==> v8: inputs <==
==> flow/design.v (excerpt) <==
module AYUMU(
	input CLK,
	input RST,
	input [31:0] INPUT,
	output [31:0] OUTPUT,
	output [15:0] IADDR,
	input [15:0] IDATA
);
==> flow/config.mk <==
export PLATFORM = sky130hd
export DESIGN_NAME = AYUMU
export DESIGN_NICKNAME = AYUMU
export VERILOG_FILES = /design/flow/design.v
export SDC_FILE = /design/flow/constraint.sdc
export NUM_CORES = 4
export LEC_CHECK = 0
export ABC_AREA = 1
export CAP_MARGIN = 20
export CELL_PAD_IN_SITES_GLOBAL_PLACEMENT = 2
export CORE_ASPECT_RATIO = 1.61
export CORE_MARGIN = 2
export CORE_UTILIZATION = 40
export CTS_CLUSTER_SIZE = 77
export GPL_TIMING_DRIVEN = 0
export MAX_ROUTING_LAYER = met4
export PLACE_DENSITY_LB_ADDON = 0.17
export SETUP_SLACK_MARGIN = 1.61
export SLEW_MARGIN = 20
export TNS_END_PERCENT = 35
==> flow/constraint.sdc <==
create_clock -name core_clock -period 9.12 [get_ports {CLK}]
set_input_delay 1.8240 -clock core_clock [delete_from_list [all_inputs] [get_ports {CLK}]]
set_output_delay 1.8240 -clock core_clock [all_outputs]
set_load 0.01 [all_outputs]
run.sh (not shown) runs the stock make flow with config.mk's settings and CLKGATE_MAP_FILE=.
==> v4 (differences from v8) <==
==> flow/config.mk (replaced) <==
export PLATFORM = sky130hd
export DESIGN_NAME = AYUMU
export DESIGN_NICKNAME = AYUMU
export VERILOG_FILES = /design/flow/design.v
export SDC_FILE = /design/flow/constraint.sdc
export NUM_CORES = 4
export LEC_CHECK = 0
export ABC_AREA = 1
export CAP_MARGIN = 20
export CORE_MARGIN = 2
export CORE_UTILIZATION = 72
export CTS_CLUSTER_DIAMETER = 387
export PLACE_DENSITY = 0.4
export SLEW_MARGIN = 20
==> flow/constraint.sdc (replaced) <==
create_clock -name core_clock -period 3.83 [get_ports {CLK}]
set_input_delay 0.7660 -clock core_clock [delete_from_list [all_inputs] [get_ports {CLK}]]
set_output_delay 0.7660 -clock core_clock [all_outputs]
set_load 0.01 [all_outputs]
==> v29 (differences from v8) <==
==> flow/config.mk (replaced) <==
export PLATFORM = sky130hd
export DESIGN_NAME = AYUMU
export DESIGN_NICKNAME = AYUMU
export VERILOG_FILES = /design/flow/design.v
export SDC_FILE = /design/flow/constraint.sdc
export NUM_CORES = 4
export LEC_CHECK = 0
export ABC_AREA = 1
export CAP_MARGIN = 15
export CORE_MARGIN = 2
export CORE_UTILIZATION = 72
export CTS_CLUSTER_DIAMETER = 87
export CTS_CLUSTER_SIZE = 10
export PLACE_DENSITY = 0.36
export SETUP_SLACK_MARGIN = 2.31
export SLEW_MARGIN = 20
export TNS_END_PERCENT = 25
==> flow/constraint.sdc (replaced) <==
create_clock -name core_clock -period 7.69 [get_ports {CLK}]
set_input_delay 1.5380 -clock core_clock [delete_from_list [all_inputs] [get_ports {CLK}]]
set_output_delay 1.5380 -clock core_clock [all_outputs]
set_load 0.01 [all_outputs]
==> v12 (differences from v8) <==
==> flow/config.mk (replaced) <==
export PLATFORM = sky130hd
export DESIGN_NAME = AYUMU
export DESIGN_NICKNAME = AYUMU
export VERILOG_FILES = /design/flow/design.v
export SDC_FILE = /design/flow/constraint.sdc
export NUM_CORES = 4
export LEC_CHECK = 0
export CAP_MARGIN = 20
export CORE_MARGIN = 2
export CORE_UTILIZATION = 55
export SLEW_MARGIN = 20
==> flow/constraint.sdc (replaced) <==
create_clock -name core_clock -period 6.11 [get_ports {CLK}]
set_input_delay 1.2220 -clock core_clock [delete_from_list [all_inputs] [get_ports {CLK}]]
set_output_delay 1.2220 -clock core_clock [all_outputs]
set_load 0.01 [all_outputs]
==> out/metrics.yaml <==
detail_route.wl_per_cell_um: 31.7
top_area_frac: 0.647
tap_cells: 2688
min-delay-start: "REG_WB.INT_PREV_PC[4]"
grt_usage: 0.296
rsz0062_at_grt: "false"
status: "finished clean"
comb_area_share: 0.266
met3_usage: 0.0463
n_all_inverters: 151
numCtsBuffers: 290
chipArea_mm2: 0.209
antenna_found_initial: 6
flop_area_mm2: 0.0766
swShare: 0.271
cp_num_buf_inv: 3
rr_endpoint: "ALU.RESULT[5]"
grt_pass1_vias: 62290
the above is filed under v12

==> out/metrics.yaml <==
antenna_found_initial: 3
status: "finished clean"
rsz0062_at_grt: "true"
rr_endpoint: "ALU.RESULT[8]"
grt_pass1_vias: 82858
numCtsBuffers: 312
detail_route.wl_per_cell_um: 27.1
chipArea_mm2: 0.163
flop_area_mm2: 0.0766
n_all_inverters: 494
the above is filed under v29

==> out/metrics.yaml <==
met3_usage: 0.0593
top_area_frac: 0.636
rr_endpoint: "ALU.RESULT[8]"
rsz0062_at_grt: "false"
clk_pin_slew_ps: 60
drt_iter0_drc: 10637
comb_area_share: 0.257
grt_pass1_vias: 89987
tap_cells: 3765
holdWs_ps: 462
numCtsBuffers: 249
chipArea_mm2: 0.291
cp_num_buf_inv: 3
detail_route.wl_per_cell_um: 37.5
flop_area_mm2: 0.0765
ir_drop_mv: 0.173
grt_usage: 0.400
antenna_found_initial: 27
min-delay-start: "REG_WB.INT_PREV_PC[7]"
status: "finished clean"
the above is filed under v8

==> out/metrics.yaml <==
setup_viol: 4
finalWorstSetupSlack_ps: -321
detail_route.wl_per_cell_um: 26.7
check.faults: "negative setup slack"
swShare: 0.321
min-delay-start: "REG_WB.INT_PREV_PC[3]"
status: "complete, but fails checks"
met3_usage: 0.113
grt_usage: 0.436
cp_num_buf_inv: 3
the above is filed under v4


---

==> inputs of run a <==
AYUMU again, from the RTL that the note above started with.
Design AYUMU, start of the top module:
module AYUMU(
	input CLK,
	input RST,
	input [31:0] INPUT,
	output [31:0] OUTPUT,
	output [15:0] IADDR,
	input [15:0] IDATA
);
reg [4:0] CLKS;
always @(posedge CLK) begin
	if (RST)
		CLKS <= 5'b00001;
	else begin
		case (CLKS)
			5'b00001: CLKS <= 5'b00010;
			5'b00010: CLKS <= 5'b00100;
			5'b00100: CLKS <= 5'b01000;
			5'b01000: CLKS <= 5'b10000;
			5'b10000: CLKS <= 5'b00001;
			default: CLKS <= 5'b00001;
		endcase
	end
end
wire EN_DC  = CLKS[0];
wire EN_EX  = CLKS[1];
wire EN_MEM = CLKS[2];
wire EN_WB  = CLKS[3];
wire EN_FT  = CLKS[4];
reg F_FLAG;
always @(posedge CLK) begin
	if (RST)
		F_FLAG <= 1'b0;
	else if (EN_EX)
		F_FLAG <= F_OUT;
end
wire [15:0] NEXT;
wire [15:0] ADDR;
wire [15:0] COMMAND;
wire [3:0] CAL;
wire [1:0] MODE;
wire [7:0] IM;
wire [3:0] REG_A_ADDR;
wire [3:0] REG_B_ADDR;
wire [3:0] REG_O_ADDR;
wire [1:0] REG_O_TYPE;
wire [1:0] JUMP_MODE;
wire REG_WRITE;
wire [1:0] SEL;
wire MEM_WRITE;
wire INOUT_FLAG;
wire [127:0] REG_R;
wire [63:0] REG_IO;
wire [63:0] REG_INT;
wire [7:0] REG_A;
wire [7:0] REG_B;
wire [7:0] INT_FLAG_OUT;
wire [7:0] ALU_OUT;
wire C_OUT;
wire F_OUT;
wire [7:0] DATA;
wire INT_PROCESS;
wire INT_TAKE = (INT_FLAG_OUT != 8'b0) & !INT_PROCESS;
assign OUTPUT[31:0] = REG_IO[31:0];
assign IADDR = ADDR;
assign COMMAND = IDATA;
PC PC(.CLK(CLK), .RST(RST), .EN(EN_FT), .NEXT(NEXT), .ADDR(ADDR));
DECODER DECODER(.COMMAND(COMMAND), .CAL(CAL), .MODE(MODE), .IM(IM), .REG_A(REG_A_ADDR), .REG_B(REG_B_ADDR),
															 .REG_O(REG_O_ADDR), .REG_O_TYPE(REG_O_TYPE), .JUMP_MODE(JUMP_MODE), .REG_WRITE(REG_WRITE),
															 .SEL(SEL), .MEM_WRITE(MEM_WRITE), .INOUT_FLAG(INOUT_FLAG));
REG_DC REG_DC(.CLK(CLK), .EN(EN_DC), .REG_R(REG_R), .SEL(SEL), .REG_A_ADDR(REG_A_ADDR),
													.REG_B_ADDR(REG_B_ADDR), .REG_O_ADDR(REG_O_ADDR), .IM(IM), .REG_A(REG_A), .REG_B(REG_B));
  ...
Settings: LEC_CHECK=0, CAP_MARGIN=20, CELL_PAD_IN_SITES_DETAIL_PLACEMENT=0, CORE_MARGIN=3, CORE_UTILIZATION=72, CTS_CLUSTER_SIZE=31, MAX_ROUTING_LAYER=met4, MIN_ROUTING_LAYER=met1, SETUP_SLACK_MARGIN=1.13, SLEW_MARGIN=20, TNS_END_PERCENT=100; clock period 3.91 ns.
==> inputs of run b, as changes to run a <==
Settings changed: ABC_AREA set to 1, CELL_PAD_IN_SITES_DETAIL_PLACEMENT 0 to unset, CORE_MARGIN 3 to 2, CTS_CLUSTER_DIAMETER set to 387, CTS_CLUSTER_SIZE 31 to 15, MAX_ROUTING_LAYER met4 to unset, MIN_ROUTING_LAYER met1 to unset, PLACE_DENSITY set to 0.4, SETUP_SLACK_MARGIN 1.13 to 0.33, TNS_END_PERCENT 100 to unset.
==> flow/constraint.sdc (replaced) <==
create_clock -name core_clock -period 3.83 [get_ports {CLK}]
set_input_delay 0.7660 -clock core_clock [delete_from_list [all_inputs] [get_ports {CLK}]]
set_output_delay 0.7660 -clock core_clock [all_outputs]
set_load 0.01 [all_outputs]
==> inputs of run c, as changes to run a <==
Settings changed: ABC_AREA set to 1, CAP_MARGIN 20 to 10, CELL_PAD_IN_SITES_DETAIL_PLACEMENT 0 to unset, CORE_MARGIN 3 to 2, CORE_UTILIZATION 72 to 70, CTS_CLUSTER_SIZE 31 to 73, HOLD_SLACK_MARGIN set to 0.29, MAX_ROUTING_LAYER met4 to unset, MIN_ROUTING_LAYER met1 to unset, SETUP_SLACK_MARGIN 1.13 to -0.26, TNS_END_PERCENT 100 to unset.
==> flow/constraint.sdc (replaced) <==
create_clock -name core_clock -period 4.62 [get_ports {CLK}]
set_input_delay 0.9240 -clock core_clock [delete_from_list [all_inputs] [get_ports {CLK}]]
set_output_delay 0.9240 -clock core_clock [all_outputs]
set_load 0.01 [all_outputs]
==> summary of the runs <==
Run b finished but failed the layout checks on setup timing. Run a aborted during 4_1_cts, error DPL-0033. Run c ran to the end with no violations.
Setup slack: run b is worse than run c (0.49 ns).
In run b the non-clock buffer count is higher than in run c, by 258.
Of run c and run a, run c has the higher synthesized cell count (gap about 60%, measured against run a).
Global-route usage: run b is higher than run c (0.90 points).
In run c the via count is lower than in run b, by 1.2%.
In design area, run c and run b hardly differ.
In run c the power is lower than in run b, by about 11%.
Of run c and run b, run b has the higher sequential power (gap about 17%, measured against run b).
==> figures <==
Area used by multi-input combinational logic: run a -; run b 34000 µm²; run c 33900 µm²
Floorplan net count: run a 6811; run b 11000; run c 11000
Buffers inserted by post-CTS timing repair: run a -; run b 10; run c 0
Pin count of the biggest net entering global routing: run a -; run b 207; run c 235
Sum of routed wire length over all layers: run a -; run b 354000 µm; run c 354000 µm
Peak fanout along the critical path: run a -; run b 5; run c 14
Antenna diode count: run a -; run b 16; run c 6
Logic gate share of total power: run a -; run b 27.0%; run c 23.6%
Worst-case setup margin in the final layout: run a -; run b -0.370 ns; run c 0.125 ns
Sequential Power Share: run a -; run b 46.5%; run c 43.5%
Worst endpoint required time: run a -; run b 4.60 ns; run c 5.42 ns
Comb pwr: run a -; run b 19100 µW; run c 14800 µW
Worst Hold Path Cells: run a -; run b 2; run c 2
Run status: run a did not finish; run b failed layout checks; run c no timing/DRC/antenna violations
Last stage reached: run a 4_1_cts; run b -; run c -
Layout check failures: run a -; run b setup timing; run c -
Worst R2R Path Depth: run a -; run b 22; run c 19
Largest power group: run a -; run b registers; run c registers
OpenROAD warning count: run a -; run b 78; run c 98
Power figures rest on the tool's default switching activity, not on a simulated workload.
